==> 04-10: inputs <==
## CPU
module CPU(
    input logic clk,
    input logic rst,
    output logic [31:0] im_addr,
    input  logic [31:0] im_rdata,     
    output logic [31:0] dm_addr,
    output logic [31:0] dm_wdata,    
    output logic [3:0]  dm_web,       
    input  logic [31:0] dm_rdata      
);
clock: 5.76 ns
lec_check: 0
cap_margin: 20
core_margin: 2
core_utilization: 65
cts_cluster_diameter: 361
place_density: 0.6
setup_slack_margin: -0.36
slew_margin: 20
tns_end_percent: 5
run.sh (not shown) runs the stock make flow with config.mk's settings and CLKGATE_MAP_FILE=.
==> 07-07: changes against 04-10 <==
- CORE_UTILIZATION: 65 -> 60
- CTS_CLUSTER_DIAMETER: 361 -> unset
- CTS_CLUSTER_SIZE: unset -> 59
- PLACE_DENSITY: 0.6 -> unset
- SETUP_SLACK_MARGIN: -0.36 -> -0.41
- TNS_END_PERCENT: 5 -> unset
==> flow/constraint.sdc (replaced) <==
create_clock -name core_clock -period 4.43 [get_ports {clk}]
set_input_delay 0.8860 -clock core_clock [delete_from_list [all_inputs] [get_ports {clk}]]
set_output_delay 0.8860 -clock core_clock [all_outputs]
set_load 0.01 [all_outputs]
==> comparison table <==
                                                                    07-07                      04-10
Run status                                       finished with violations     stopped before the end
Failing step                                                            -                    5_1_grt
Violated checks                                      negative setup slack                          -
GP Congestion                                                        1.09                       1.10
Yosys chip area                                               83300 sq um                83300 sq um
Number of cells upsized or downsized after cts                        163                         73
Num CTS Buffers                                                       160                        154
Initial core utilization                                            60.5%                      65.4%
HPWL after DPL                                                  239000 um                  251000 um
Hold Buf Count CTS                                                      0                          0
Adder share                                                         2.99%                      2.99%
Placed Cells                                                         9280                       8661
Row cnt                                                               136                        131
Most common flop cell mapped by yosys           sky130_fd_sc_hd__edfxtp_1  sky130_fd_sc_hd__edfxtp_1
Simple-gate share of the synthesized area                           8.36%                      8.36%
Total placed instance area                                    98500 sq um                93900 sq um
Vert. Die Dim                                                      377 um                     362 um
Number of synthesized flops with an enable pin                       1024                       1024
Maximum buffer depth of the clock tree                                  3                          3
Number of setup buffers added after CTS                                49                          6
Most common cell in the netlist                 sky130_fd_sc_hd__edfxtp_1  sky130_fd_sc_hd__edfxtp_1
Area inside the core boundary                                138000 sq um               127000 sq um
Chip width                                                         377 um                     362 um
Setup Slack @ Placement                                          -1980 ps                    -630 ps
Die area                                                     142000 sq um               131000 sq um
I/O Pins                                                              166                        166

---

==> juniper <==
Starting RTL as in the previous note.
clock: 4.21 ns
lec_check: 0
abc_area: 0
cap_margin: 20
core_margin: 2
core_utilization: 72
cts_cluster_diameter: 97
cts_cluster_size: 60
place_density: 0.35
setup_slack_margin: 0.57
slew_margin: 20
==> tundra (differences from juniper) <==
- ABC_AREA: 0 -> unset
- CORE_UTILIZATION: 72 -> 35
- CTS_CLUSTER_DIAMETER: 97 -> unset
- CTS_CLUSTER_SIZE: 60 -> unset
- PLACE_DENSITY: 0.35 -> 0.6
- SETUP_SLACK_MARGIN: 0.57 -> unset
==> flow/constraint.sdc (replaced) <==
create_clock -name core_clock -period 12.5 [get_ports {clk}]
set_input_delay 2.5000 -clock core_clock [delete_from_list [all_inputs] [get_ports {clk}]]
set_output_delay 2.5000 -clock core_clock [all_outputs]
set_load 0.01 [all_outputs]
==> violet (differences from juniper) <==
- ABC_AREA: 0 -> unset
- CELL_PAD_IN_SITES_DETAIL_PLACEMENT: unset -> 1
- CORE_UTILIZATION: 72 -> 40
- CTS_CLUSTER_DIAMETER: 97 -> 323
- CTS_CLUSTER_SIZE: 60 -> unset
- PLACE_DENSITY: 0.35 -> unset
- PLACE_DENSITY_LB_ADDON: unset -> 0.13
- SETUP_SLACK_MARGIN: 0.57 -> unset
==> flow/constraint.sdc (replaced) <==
create_clock -name core_clock -period 4.71 [get_ports {clk}]
set_input_delay 0.9420 -clock core_clock [delete_from_list [all_inputs] [get_ports {clk}]]
set_output_delay 0.9420 -clock core_clock [all_outputs]
set_load 0.01 [all_outputs]
==> qor.txt <==
Status -> complete, no violations
Num CTS Buffers -> 168
Tot GR Track Use -> 26.5%
Full die area -> 242000 sq um
CTS resizes -> 0
Area of the core -> 237000 sq um
# clock sinks -> 1549
Routing usage on met3 -> 5.61%
H-tree levels -> 4
Placed insts -> 9397
Clock buffers -> 210
Hold EP -> u_EX_MEM_Reg.MEM_pc4[19]
Post-CTS setup buffer count -> 0
M1 GR Usage -> 35.2%
Number of cell rows -> 179
Cell Area, Placed -> 89200 sq um
Placer Congestion -> 0.984
Gr ovfl total -> 0
HPWL Detailed -> 224 mm
Place WS -> 3.99 ns
# the run above: tundra

==> qor.txt <==
Status -> failed layout checks
SO Viols -> negative setup slack
# clock sinks -> 1549
Area of the core -> 207000 sq um
Placer Congestion -> 1.00
Cell Area, Placed -> 100000 sq um
Clock buffers -> 212
PnR worst setup slack -> -1.48 ns
Setup violations, final -> 343
Hold EP -> u_EX_MEM_Reg.MEM_funct3[0]
Number of cell rows -> 167
Tot GR Track Use -> 34.6%
Post-CTS setup buffer count -> 62
# the run above: violet

==> qor.txt <==
Status -> stopped before the end
Halt Stage -> global routing
Stop err -> [ERROR GRT-0116] Global routing finished with congestion. Check the congestion regions in the DRC Viewer.
M1 GR Usage -> 86.1%
Post-CTS setup buffer count -> 96
Cell Area, Placed -> 98600 sq um
Placed insts -> 9046
Tot GR Track Use -> 92.2%
Area of the core -> 115000 sq um
Routing usage on met3 -> 75.6%
H-tree levels -> 2
Placer Congestion -> 1.12
Num CTS Buffers -> 43
# the run above: juniper


---

==> inputs of sierra <==
Starting RTL as in the previous note.
make LEC_CHECK=0 ABC_AREA=0 CAP_MARGIN=20 CELL_PAD_IN_SITES_GLOBAL_PLACEMENT=0 CORE_MARGIN=3 CORE_UTILIZATION=69 CTS_CLUSTER_SIZE=37 GPL_ROUTABILITY_DRIVEN=1 GPL_TIMING_DRIVEN=1 HOLD_SLACK_MARGIN=0.28 MAX_ROUTING_LAYER=met5 PLACE_DENSITY_LB_ADDON=0.0 SETUP_SLACK_MARGIN=0.93 SLEW_MARGIN=20 finish   # period 6.18 ns
==> inputs of lagoon, as changes to sierra <==
ABC_AREA = unset   (was 0)
CELL_PAD_IN_SITES_GLOBAL_PLACEMENT = unset   (was 0)
CORE_MARGIN = 2   (was 3)
CORE_UTILIZATION = 58   (was 69)
CTS_CLUSTER_SIZE = unset   (was 37)
GPL_ROUTABILITY_DRIVEN = unset   (was 1)
GPL_TIMING_DRIVEN = unset   (was 1)
HOLD_SLACK_MARGIN = unset   (was 0.28)
MAX_ROUTING_LAYER = unset   (was met5)
PLACE_DENSITY_LB_ADDON = unset   (was 0.0)
SETUP_SLACK_MARGIN = unset   (was 0.93)
==> flow/constraint.sdc (replaced) <==
create_clock -name core_clock -period 4.43 [get_ports {clk}]
set_input_delay 0.8860 -clock core_clock [delete_from_list [all_inputs] [get_ports {clk}]]
set_output_delay 0.8860 -clock core_clock [all_outputs]
set_load 0.01 [all_outputs]
==> qor summary <==
quantity                                          sierra                    lagoon
Die outline width                                 353 um                    383 um
Number of instances in the placed design            8141                      9421
Clock buffers created by TritonCTS                   156                       162
Routability cong.                                   1.05                      1.08
Detailed-placement wirelength estimate            259 mm                    235 mm
Placed standard-cell area                    90100 sq um               99200 sq um
Quantity of gates resized following cts              245                       201
Run status                                did not finish  finished with violations
Stage where the flow stopped              global routing                         -
Layout check failures                                  -      negative setup slack
Post-CTS setup buffers                                69                        68
Cell row count                                       126                       139
Pre-CTS WS                                     -0.669 ns                  -1.89 ns
Effective utilization at floorplan                 70.1%                     58.2%
Overall die height                                353 um                    383 um
Core outline area                           119000 sq um              143000 sq um

---

==> 05-16 <==
CPU again, from the RTL that the note above started with.
==> flow/config.mk <==
export PLATFORM = sky130hd
export DESIGN_NAME = CPU
export DESIGN_NICKNAME = CPU
export VERILOG_FILES = /design/flow/design.v
export SDC_FILE = /design/flow/constraint.sdc
export NUM_CORES = 4
export LEC_CHECK = 0
export ABC_AREA = 1
export CAP_MARGIN = 20
export CORE_MARGIN = 2
export CORE_UTILIZATION = 72
export CTS_CLUSTER_DIAMETER = 97
export CTS_CLUSTER_SIZE = 60
export HOLD_SLACK_MARGIN = 0.29
export MAX_ROUTING_LAYER = met4
export PLACE_DENSITY_LB_ADDON = 0.04
export SETUP_SLACK_MARGIN = 1.06
export SLEW_MARGIN = 20
==> flow/constraint.sdc <==
create_clock -name core_clock -period 4.08 [get_ports {clk}]
set_input_delay 0.8160 -clock core_clock [delete_from_list [all_inputs] [get_ports {clk}]]
set_output_delay 0.8160 -clock core_clock [all_outputs]
set_load 0.01 [all_outputs]
==> 07-19 (differences from 05-16) <==
Settings changed: ABC_AREA 1 to default, CORE_UTILIZATION 72 to 60, CTS_CLUSTER_DIAMETER 97 to 361, CTS_CLUSTER_SIZE 60 to default, HOLD_SLACK_MARGIN 0.29 to default, MAX_ROUTING_LAYER met4 to default, PLACE_DENSITY_LB_ADDON 0.04 to 0.0, SETUP_SLACK_MARGIN 1.06 to 1.32, TNS_END_PERCENT from default to 5.
==> flow/constraint.sdc (replaced) <==
create_clock -name core_clock -period 4.59 [get_ports {clk}]
set_input_delay 0.9180 -clock core_clock [delete_from_list [all_inputs] [get_ports {clk}]]
set_output_delay 0.9180 -clock core_clock [all_outputs]
set_load 0.01 [all_outputs]
==> 04-26 (differences from 05-16) <==
Settings changed: ABC_AREA 1 to default, CORE_ASPECT_RATIO from default to 1.01, CORE_UTILIZATION 72 to 40, CTS_CLUSTER_DIAMETER 97 to default, CTS_CLUSTER_SIZE 60 to default, GPL_TIMING_DRIVEN from default to 0, HOLD_SLACK_MARGIN 0.29 to default, MAX_ROUTING_LAYER met4 to default, PLACE_DENSITY_LB_ADDON 0.04 to default, SETUP_SLACK_MARGIN 1.06 to default, TNS_END_PERCENT from default to 80.
==> flow/constraint.sdc (replaced) <==
create_clock -name core_clock -period 8.5 [get_ports {clk}]
set_input_delay 1.7000 -clock core_clock [delete_from_list [all_inputs] [get_ports {clk}]]
set_output_delay 1.7000 -clock core_clock [all_outputs]
set_load 0.01 [all_outputs]
==> 02-28 (differences from 05-16) <==
Settings changed: ABC_AREA 1 to default, CORE_UTILIZATION 72 to 40, CTS_CLUSTER_DIAMETER 97 to default, CTS_CLUSTER_SIZE 60 to default, HOLD_SLACK_MARGIN 0.29 to default, MAX_ROUTING_LAYER met4 to default, PLACE_DENSITY from default to 0.6, PLACE_DENSITY_LB_ADDON 0.04 to default, SETUP_SLACK_MARGIN 1.06 to default.
==> flow/constraint.sdc (replaced) <==
create_clock -name core_clock -period 7.98 [get_ports {clk}]
set_input_delay 1.5960 -clock core_clock [delete_from_list [all_inputs] [get_ports {clk}]]
set_output_delay 1.5960 -clock core_clock [all_outputs]
set_load 0.01 [all_outputs]
==> summary of the runs <==
Total power: 02-28 < 04-26 < 07-19. Non-clock buffer count, highest first: 07-19, 04-26, 02-28. 02-28 passed the timing, design-rule and antenna checks. 07-19 completed and failed the layout checks on setup timing. 05-16 did not get past global routing (5_1_grt) (DRT-9419). 04-26 produced a layout that fails on setup timing. Of 07-19 and 05-16, 05-16 has the higher synthesized cell count (gap about 40%, measured against 05-16). Clock power: 04-26 < 02-28 < 07-19.
Power is estimated from default activity; no workload was simulated.
